==> 07-15: inputs <==
// enc_bundler_top
module enc_bundler_top(
	input  wire 						clk,
	input  wire 						nrst,
	input  wire 						bundling_features,
	input  wire [617-1:0]	bits_to_bundle,
	output logic 						encoded_bit
	);
make LEC_CHECK=0 CAP_MARGIN=35 CELL_PAD_IN_SITES_DETAIL_PLACEMENT=1 CELL_PAD_IN_SITES_GLOBAL_PLACEMENT=2 CORE_ASPECT_RATIO=1.7 CORE_MARGIN=2 CORE_UTILIZATION=55 CTS_CLUSTER_DIAMETER=180 CTS_CLUSTER_SIZE=92 GPL_ROUTABILITY_DRIVEN=0 GPL_TIMING_DRIVEN=1 MAX_ROUTING_LAYER=met4 PLACE_DENSITY=0.6 SETUP_SLACK_MARGIN=3.91 SLEW_MARGIN=20 finish   # period 16.3 ns
run.sh (not shown) runs the stock make flow with config.mk's settings and CLKGATE_MAP_FILE=.
==> 11-13: changes against 07-15 <==
==> flow/config.mk (replaced) <==
export PLATFORM = sky130hd
export DESIGN_NAME = enc_bundler_top
export DESIGN_NICKNAME = enc_bundler_top
export VERILOG_FILES = /design/flow/design.v
export SDC_FILE = /design/flow/constraint.sdc
export NUM_CORES = 4
export LEC_CHECK = 0
export CAP_MARGIN = 20
export CORE_MARGIN = 2
export CORE_UTILIZATION = 65
export CTS_CLUSTER_SIZE = 48
export SLEW_MARGIN = 20
==> flow/constraint.sdc (replaced) <==
create_clock -name core_clock -period 10.9 [get_ports {clk}]
set_input_delay 2.1800 -clock core_clock [delete_from_list [all_inputs] [get_ports {clk}]]
set_output_delay 2.1800 -clock core_clock [all_outputs]
set_load 0.01 [all_outputs]
==> 02-10: changes against 07-15 <==
--- a/flow/config.mk
+++ b/flow/config.mk
@@ -7,7 +7,7 @@
 export LEC_CHECK = 0
 export CAP_MARGIN = 35
 export CELL_PAD_IN_SITES_DETAIL_PLACEMENT = 1
-export CELL_PAD_IN_SITES_GLOBAL_PLACEMENT = 2
+export CELL_PAD_IN_SITES_GLOBAL_PLACEMENT = 1
 export CORE_ASPECT_RATIO = 1.7
 export CORE_MARGIN = 2
 export CORE_UTILIZATION = 55
@@ -15,7 +15,7 @@
 export CTS_CLUSTER_SIZE = 92
 export GPL_ROUTABILITY_DRIVEN = 0
 export GPL_TIMING_DRIVEN = 1
-export MAX_ROUTING_LAYER = met4
+export MAX_ROUTING_LAYER = met5
 export PLACE_DENSITY = 0.6
 export SETUP_SLACK_MARGIN = 3.91
 export SLEW_MARGIN = 20
==> flow/constraint.sdc (replaced) <==
create_clock -name core_clock -period 13.6 [get_ports {clk}]
set_input_delay 2.7200 -clock core_clock [delete_from_list [all_inputs] [get_ports {clk}]]
set_output_delay 2.7200 -clock core_clock [all_outputs]
set_load 0.01 [all_outputs]
==> results.json <==
{
  "firstError": "[ERROR GPL-0301] Utilization 119.496 % exceeds 100%.",
  "dieArea_sq_um": 32100,
  "core_sq_um": 30200,
  "die_h_microns": 232,
  "outcome": "aborted with a tool error",
  "die_x_microns": 138,
  "ios": 621,
  "initial_utilization_pct": 55.7,
  "stop_stage": "3_3_place_gp",
  "num_rows": 83
}
# the run above: 07-15

==> results.json <==
{
  "outcome": "aborted with a tool error",
  "stop_stage": "3_5_place_dp",
  "firstError": "[ERROR DPL-0033] detailed placement checks failed during check placement.",
  "dieArea_sq_um": 32100,
  "core_sq_um": 30200,
  "ys_types": 34,
  "die_x_microns": 138,
  "num_rows": 83,
  "initial_utilization_pct": 55.7
}
# the run above: 02-10

==> results.json <==
{
  "outcome": "aborted with a tool error",
  "core_sq_um": 25300,
  "firstError": "[ERROR PPL-0024] Number of IO pins (621) exceeds maximum number of available positions (588). Increase the die perimeter from 659.62um to 844.56um.",
  "stop_stage": "3_2_place_iop",
  "num_rows": 58
}
# the run above: 11-13


==> inputs of v2 <==
Starting RTL as in the previous note.
Settings: LEC_CHECK=0, CAP_MARGIN=20, CELL_PAD_IN_SITES_DETAIL_PLACEMENT=1, CELL_PAD_IN_SITES_GLOBAL_PLACEMENT=1, CORE_ASPECT_RATIO=0.54, CORE_MARGIN=2, CORE_UTILIZATION=56, CTS_CLUSTER_DIAMETER=224, GPL_ROUTABILITY_DRIVEN=1, GPL_TIMING_DRIVEN=1, MAX_ROUTING_LAYER=met5, PLACE_DENSITY_LB_ADDON=0.15, SETUP_SLACK_MARGIN=0.3, SLEW_MARGIN=40, TNS_END_PERCENT=95; clock period 12.5 ns.
==> inputs of v32, as changes to v2 <==
- CELL_PAD_IN_SITES_DETAIL_PLACEMENT: 1 -> unset
- CELL_PAD_IN_SITES_GLOBAL_PLACEMENT: 1 -> unset
- CORE_ASPECT_RATIO: 0.54 -> unset
- CORE_UTILIZATION: 56 -> 27
- CTS_CLUSTER_DIAMETER: 224 -> 281
- CTS_CLUSTER_SIZE: unset -> 90
- GPL_ROUTABILITY_DRIVEN: 1 -> unset
- GPL_TIMING_DRIVEN: 1 -> unset
- MAX_ROUTING_LAYER: met5 -> unset
- MIN_ROUTING_LAYER: unset -> met2
- PLACE_DENSITY_LB_ADDON: 0.15 -> 0.04
- SETUP_SLACK_MARGIN: 0.3 -> -0.88
- SLEW_MARGIN: 40 -> 20
- TNS_END_PERCENT: 95 -> 10
==> inputs of v7, as changes to v2 <==
- CELL_PAD_IN_SITES_DETAIL_PLACEMENT: 1 -> unset
- CELL_PAD_IN_SITES_GLOBAL_PLACEMENT: 1 -> unset
- CORE_ASPECT_RATIO: 0.54 -> unset
- CORE_UTILIZATION: 56 -> 66
- CTS_CLUSTER_DIAMETER: 224 -> unset
- CTS_CLUSTER_SIZE: unset -> 72
- GPL_ROUTABILITY_DRIVEN: 1 -> unset
- GPL_TIMING_DRIVEN: 1 -> unset
- MAX_ROUTING_LAYER: met5 -> unset
- PLACE_DENSITY_LB_ADDON: 0.15 -> unset
- SETUP_SLACK_MARGIN: 0.3 -> unset
- SLEW_MARGIN: 40 -> 20
- TNS_END_PERCENT: 95 -> unset
==> flow/constraint.sdc (replaced) <==
create_clock -name core_clock -period 10.1 [get_ports {clk}]
set_input_delay 2.0200 -clock core_clock [delete_from_list [all_inputs] [get_ports {clk}]]
set_output_delay 2.0200 -clock core_clock [all_outputs]
set_load 0.01 [all_outputs]
==> comparison <==
- v2 never finished: it broke off in 3_3_place_gp with FLW-0024. v7 ended with an error in 3_2_place_iop (PPL-0024). v32 ran to the end with no violations.
- Area after synthesis is the same in v7 and v32.
- Die size: v32 > v2 > v7.
- Synthesized cell count is the same in v7 and v2.
==> figures <==
                                                                                           v7                         v2                       v32
Fraction of registers with async set/reset                                               1.00                       1.00                      1.00
Die Width                                                                              164 um                     240 um                    254 um
Top-Level Pins                                                                              -                        621                       621
Post-synthesis share of cell area spent on and-or and or-and gates                     0.0105                     0.0105                    0.0105
Number of standard cells after synthesis                                                 1661                       1661                      1661
Share of synthesized area occupied by flip-flops and latches                          0.00149                    0.00149                   0.00149
Mux share                                                                            0.000595                   0.000595                  0.000595
Synth Area in Adders                                                                    0.771                      0.771                     0.771
Count of library flops with an enable pin                                                   0                          0                         0
Rows                                                                                       58                         46                        91
Post-synthesis register bit count                                                           1                          1                         1
Flip-flop cell with the highest count after synthesis                sky130_fd_sc_hd__dfrtp_1   sky130_fd_sc_hd__dfrtp_1  sky130_fd_sc_hd__dfrtp_1
Cells in synth_stat.txt                                                                  1661                       1661                      1661
Post-synthesis chip area from yosys                                               16800 sq um                16800 sq um               16800 sq um
Placeable Area                                                                    25100 sq um                29500 sq um               61700 sq um
Status                                                              aborted with a tool error  aborted with a tool error  timing/DRC/antenna clean
Stage where the flow stopped                                                    3_2_place_iop               3_3_place_gp                         -
Simple logic cell fraction of the synthesized area                                    0.00714                    0.00714                   0.00714
Die boundary height                                                                    164 um                     131 um                    254 um
Synthesized area                                                                  16800 sq um                16800 sq um               16800 sq um
Fp util                                                                                 0.670                      0.571                     0.273
Cell with the most instances after synthesis                           sky130_fd_sc_hd__inv_1     sky130_fd_sc_hd__inv_1    sky130_fd_sc_hd__inv_1
Area of the die                                                                   26800 sq um                31500 sq um               64300 sq um

==> inputs of run a <==
==> flow/design.v <==
module enc_bundler(
	input wire 						bundling_features,
    input wire [617-1:0]	bits_to_bundle,
    output wire 					thresholded_bit
    );
	localparam integer ENCODING_BIT_THR = 6;
    logic [1:0] tree_add_lvl_0	[0:307];
    wire  [2:0] tree_add_lvl_1	[0:153];
    wire  [3:0] tree_add_lvl_2	[0:76];
    wire  [4:0] tree_add_lvl_3	[0:38];
    wire  [5:0] tree_add_lvl_4	[0:18];
    wire  [6:0] tree_add_lvl_5	[0:9];
    wire  [7:0] tree_add_lvl_6	[0:4];
    wire  [8:0] tree_add_lvl_7	[0:1];
    wire  [9:0] tree_add_lvl_8;
    wire  [9:0] accumulated_sum;
	always_comb begin
			for (int i = 0; i < 308; i++ ) begin
			  tree_add_lvl_0[i] = bits_to_bundle[2*i] + bits_to_bundle[(2*i)+1];
			end
	end
    for (genvar i = 0; i < 154; i++ ) begin
      assign tree_add_lvl_1[i] = tree_add_lvl_0[2*i] + tree_add_lvl_0[(2*i)+1];
    end
    for (genvar i = 0; i < 77; i++ ) begin
      assign tree_add_lvl_2[i] = tree_add_lvl_1[2*i] + tree_add_lvl_1[(2*i)+1];
    end
    for (genvar i = 0; i < 38; i++ ) begin
      assign tree_add_lvl_3[i] = tree_add_lvl_2[2*i] + tree_add_lvl_2[(2*i)+1];
    end
    assign tree_add_lvl_3[38] = tree_add_lvl_2[76] + bits_to_bundle[616];
    for (genvar i = 0; i < 19; i++ ) begin
      assign tree_add_lvl_4[i] = tree_add_lvl_3[2*i] + tree_add_lvl_3[(2*i)+1];
    end
    for (genvar i = 0; i < 9; i++ ) begin
      assign tree_add_lvl_5[i] = tree_add_lvl_4[2*i] + tree_add_lvl_4[(2*i)+1];
    end
    assign tree_add_lvl_5[9] = tree_add_lvl_4[18] + tree_add_lvl_3[38];
    for (genvar i = 0; i < 5; i++ ) begin
      assign tree_add_lvl_6[i] = tree_add_lvl_5[2*i] + tree_add_lvl_5[(2*i)+1];
    end
    for (genvar i = 0; i < 2; i++ ) begin
      assign tree_add_lvl_7[i] = tree_add_lvl_6[2*i] + tree_add_lvl_6[(2*i)+1];
    end
    assign tree_add_lvl_8 = tree_add_lvl_7[0] + tree_add_lvl_7[1];
    assign accumulated_sum = tree_add_lvl_8 + tree_add_lvl_6[4]; 
    assign thresholded_bit = (accumulated_sum > ENCODING_BIT_THR) ? 1'b1 : 1'b0;
endmodule  
module enc_bundler_top(
	input  wire 						clk,
	input  wire 						nrst,
	input  wire 						bundling_features,
	input  wire [617-1:0]	bits_to_bundle,
	output logic 						encoded_bit
	);
	wire thresholded_bit;
	enc_bundler ENC_BUNDLER(
		.bundling_features					(bundling_features),
		.bits_to_bundle						(bits_to_bundle),
		.thresholded_bit					(thresholded_bit)
	);
	always_ff @(posedge clk or negedge nrst) begin
		if (!nrst) begin
			encoded_bit <= 1'b0;
		end
		else if (bundling_features) begin
			encoded_bit <= thresholded_bit;
		end
		else begin
			encoded_bit <= encoded_bit;
		end
	end
endmodule
==> flow/run.sh <==
#!/bin/bash
# the make line also repeats each setting of config.mk as NAME=value (left out here)
make -C /OpenROAD-flow-scripts/flow DESIGN_CONFIG=/design/flow/config.mk WORK_HOME=/design/flow/orfs CLKGATE_MAP_FILE= finish
==> flow/config.mk <==
export PLATFORM = sky130hd
export DESIGN_NAME = enc_bundler_top
export DESIGN_NICKNAME = enc_bundler_top
export VERILOG_FILES = /design/flow/design.v
export SDC_FILE = /design/flow/constraint.sdc
export NUM_CORES = 4
export LEC_CHECK = 0
export ABC_AREA = 0
export CAP_MARGIN = 20
export CELL_PAD_IN_SITES_DETAIL_PLACEMENT = 2
export CELL_PAD_IN_SITES_GLOBAL_PLACEMENT = 1
export CORE_ASPECT_RATIO = 1.94
export CORE_MARGIN = 2
export CORE_UTILIZATION = 55
export CTS_CLUSTER_DIAMETER = 320
export CTS_CLUSTER_SIZE = 59
export GPL_ROUTABILITY_DRIVEN = 0
export HOLD_SLACK_MARGIN = 0.17
export PLACE_DENSITY_LB_ADDON = 0.04
export SLEW_MARGIN = 15
export TNS_END_PERCENT = 60
==> flow/constraint.sdc <==
create_clock -name core_clock -period 12.5 [get_ports {clk}]
set_input_delay 2.5000 -clock core_clock [delete_from_list [all_inputs] [get_ports {clk}]]
set_output_delay 2.5000 -clock core_clock [all_outputs]
set_load 0.01 [all_outputs]
==> inputs of run b, as changes to run a <==
Settings changed: ABC_AREA 0 to unset, CELL_PAD_IN_SITES_DETAIL_PLACEMENT 2 to unset, CELL_PAD_IN_SITES_GLOBAL_PLACEMENT 1 to unset, CORE_ASPECT_RATIO 1.94 to 0.5, CORE_UTILIZATION 55 to 58, CTS_CLUSTER_DIAMETER 320 to 316, CTS_CLUSTER_SIZE 59 to 63, HOLD_SLACK_MARGIN 0.17 to unset, PLACE_DENSITY set to 0.6, PLACE_DENSITY_LB_ADDON 0.04 to unset, SLEW_MARGIN 15 to 25, TNS_END_PERCENT 60 to unset.
==> flow/constraint.sdc (replaced) <==
create_clock -name core_clock -period 6.53 [get_ports {clk}]
set_input_delay 1.3060 -clock core_clock [delete_from_list [all_inputs] [get_ports {clk}]]
set_output_delay 1.3060 -clock core_clock [all_outputs]
set_load 0.01 [all_outputs]
==> inputs of run c, as changes to run a <==
Settings changed: ABC_AREA 0 to unset, CELL_PAD_IN_SITES_DETAIL_PLACEMENT 2 to unset, CELL_PAD_IN_SITES_GLOBAL_PLACEMENT 1 to unset, CORE_ASPECT_RATIO 1.94 to unset, CTS_CLUSTER_DIAMETER 320 to 272, CTS_CLUSTER_SIZE 59 to 90, GPL_ROUTABILITY_DRIVEN 0 to unset, HOLD_SLACK_MARGIN 0.17 to unset, MIN_ROUTING_LAYER set to met1, PLACE_DENSITY set to 0.83, PLACE_DENSITY_LB_ADDON 0.04 to unset, SETUP_SLACK_MARGIN set to -1.15, SLEW_MARGIN 15 to 20, TNS_END_PERCENT 60 to unset.
==> inputs of run d, as changes to run a <==
Settings changed: ABC_AREA 0 to unset, CELL_PAD_IN_SITES_DETAIL_PLACEMENT 2 to unset, CELL_PAD_IN_SITES_GLOBAL_PLACEMENT 1 to 2, CORE_ASPECT_RATIO 1.94 to unset, CORE_UTILIZATION 55 to 40, CTS_CLUSTER_DIAMETER 320 to 198, CTS_CLUSTER_SIZE 59 to unset, GPL_ROUTABILITY_DRIVEN 0 to unset, HOLD_SLACK_MARGIN 0.17 to unset, PLACE_DENSITY_LB_ADDON 0.04 to unset, SLEW_MARGIN 15 to 20, TNS_END_PERCENT 60 to unset.
==> metrics.txt <==
# HELP chip_impl_metric Implementation results
# TYPE chip_impl_metric gauge
chip_impl_metric{name="die_area",unit="µm²"} 43700
chip_impl_metric{name="die_x",unit="µm"} 209
chip_impl_metric{name="chipHeight",unit="µm"} 209
chip_impl_metric{name="floorplan.rows",unit=""} 75
chip_impl_metric{name="core_area",unit="µm²"} 41800
chip_impl_info{name="result_of_the_run",value="complete, no violations"} 1
chip_impl_metric{name="fp-utilization",unit="%"} 40.3
[end of results for run d]
==> metrics.txt <==
# HELP chip_impl_metric Implementation results
# TYPE chip_impl_metric gauge
chip_impl_metric{name="fp-utilization",unit="%"} 55.5
chip_impl_metric{name="chipHeight",unit="µm"} 179
chip_impl_info{name="cp-end-kind",value="register"} 1
chip_impl_metric{name="finalWirelength",unit="µm"} 46400
chip_impl_metric{name="die_x",unit="µm"} 179
chip_impl_metric{name="floorplan.rows",unit=""} 64
chip_impl_metric{name="core_area",unit="µm²"} 30300
chip_impl_metric{name="globalplace.congestion",unit=""} 0.928
chip_impl_info{name="result_of_the_run",value="complete, no violations"} 1
chip_impl_metric{name="synth.cellmix.adderShare",unit="%"} 77.1
chip_impl_metric{name="die_area",unit="µm²"} 32000
chip_impl_metric{name="fp_nets",unit=""} 2958
[end of results for run c]
==> metrics.txt <==
# HELP chip_impl_metric Implementation results
# TYPE chip_impl_metric gauge
chip_impl_metric{name="io_pins",unit=""} 621
chip_impl_info{name="synth.largest_area_cell",value="fa_1"} 1
chip_impl_metric{name="setup_total_negative_slack",unit="ps"} -4000
chip_impl_info{name="layout.failed_checks",value="negative setup slack"} 1
chip_impl_metric{name="drt_pre_antenna_iters",unit=""} 4
chip_impl_metric{name="die_area",unit="µm²"} 30500
chip_impl_metric{name="chipHeight",unit="µm"} 124
chip_impl_info{name="crit_slowest_cell",value="fa_1"} 1
chip_impl_info{name="result_of_the_run",value="finished with violations"} 1
chip_impl_metric{name="antenna_violating_nets_post_route",unit=""} 0
chip_impl_metric{name="fin_ws",unit="ps"} -4000
chip_impl_metric{name="finalSetupViolations",unit=""} 1
chip_impl_metric{name="fp-utilization",unit="%"} 58.4
[end of results for run b]
==> metrics.txt <==
# HELP chip_impl_metric Metrics from one implementation run
# TYPE chip_impl_metric gauge
chip_impl_metric{name="fp-utilization",unit="%"} 55.6
chip_impl_metric{name="die_area",unit="µm²"} 32100
chip_impl_info{name="stop_stage",value="detailed placement"} 1
chip_impl_metric{name="chipHeight",unit="µm"} 248
chip_impl_metric{name="core_area",unit="µm²"} 30300
chip_impl_info{name="run.stop_error",value="Error: detail_place.tcl, 38 bad optional access"} 1
chip_impl_metric{name="die_x",unit="µm"} 130
chip_impl_info{name="result_of_the_run",value="aborted with a tool error"} 1
chip_impl_metric{name="floorplan.rows",unit=""} 89
[end of results for run a]
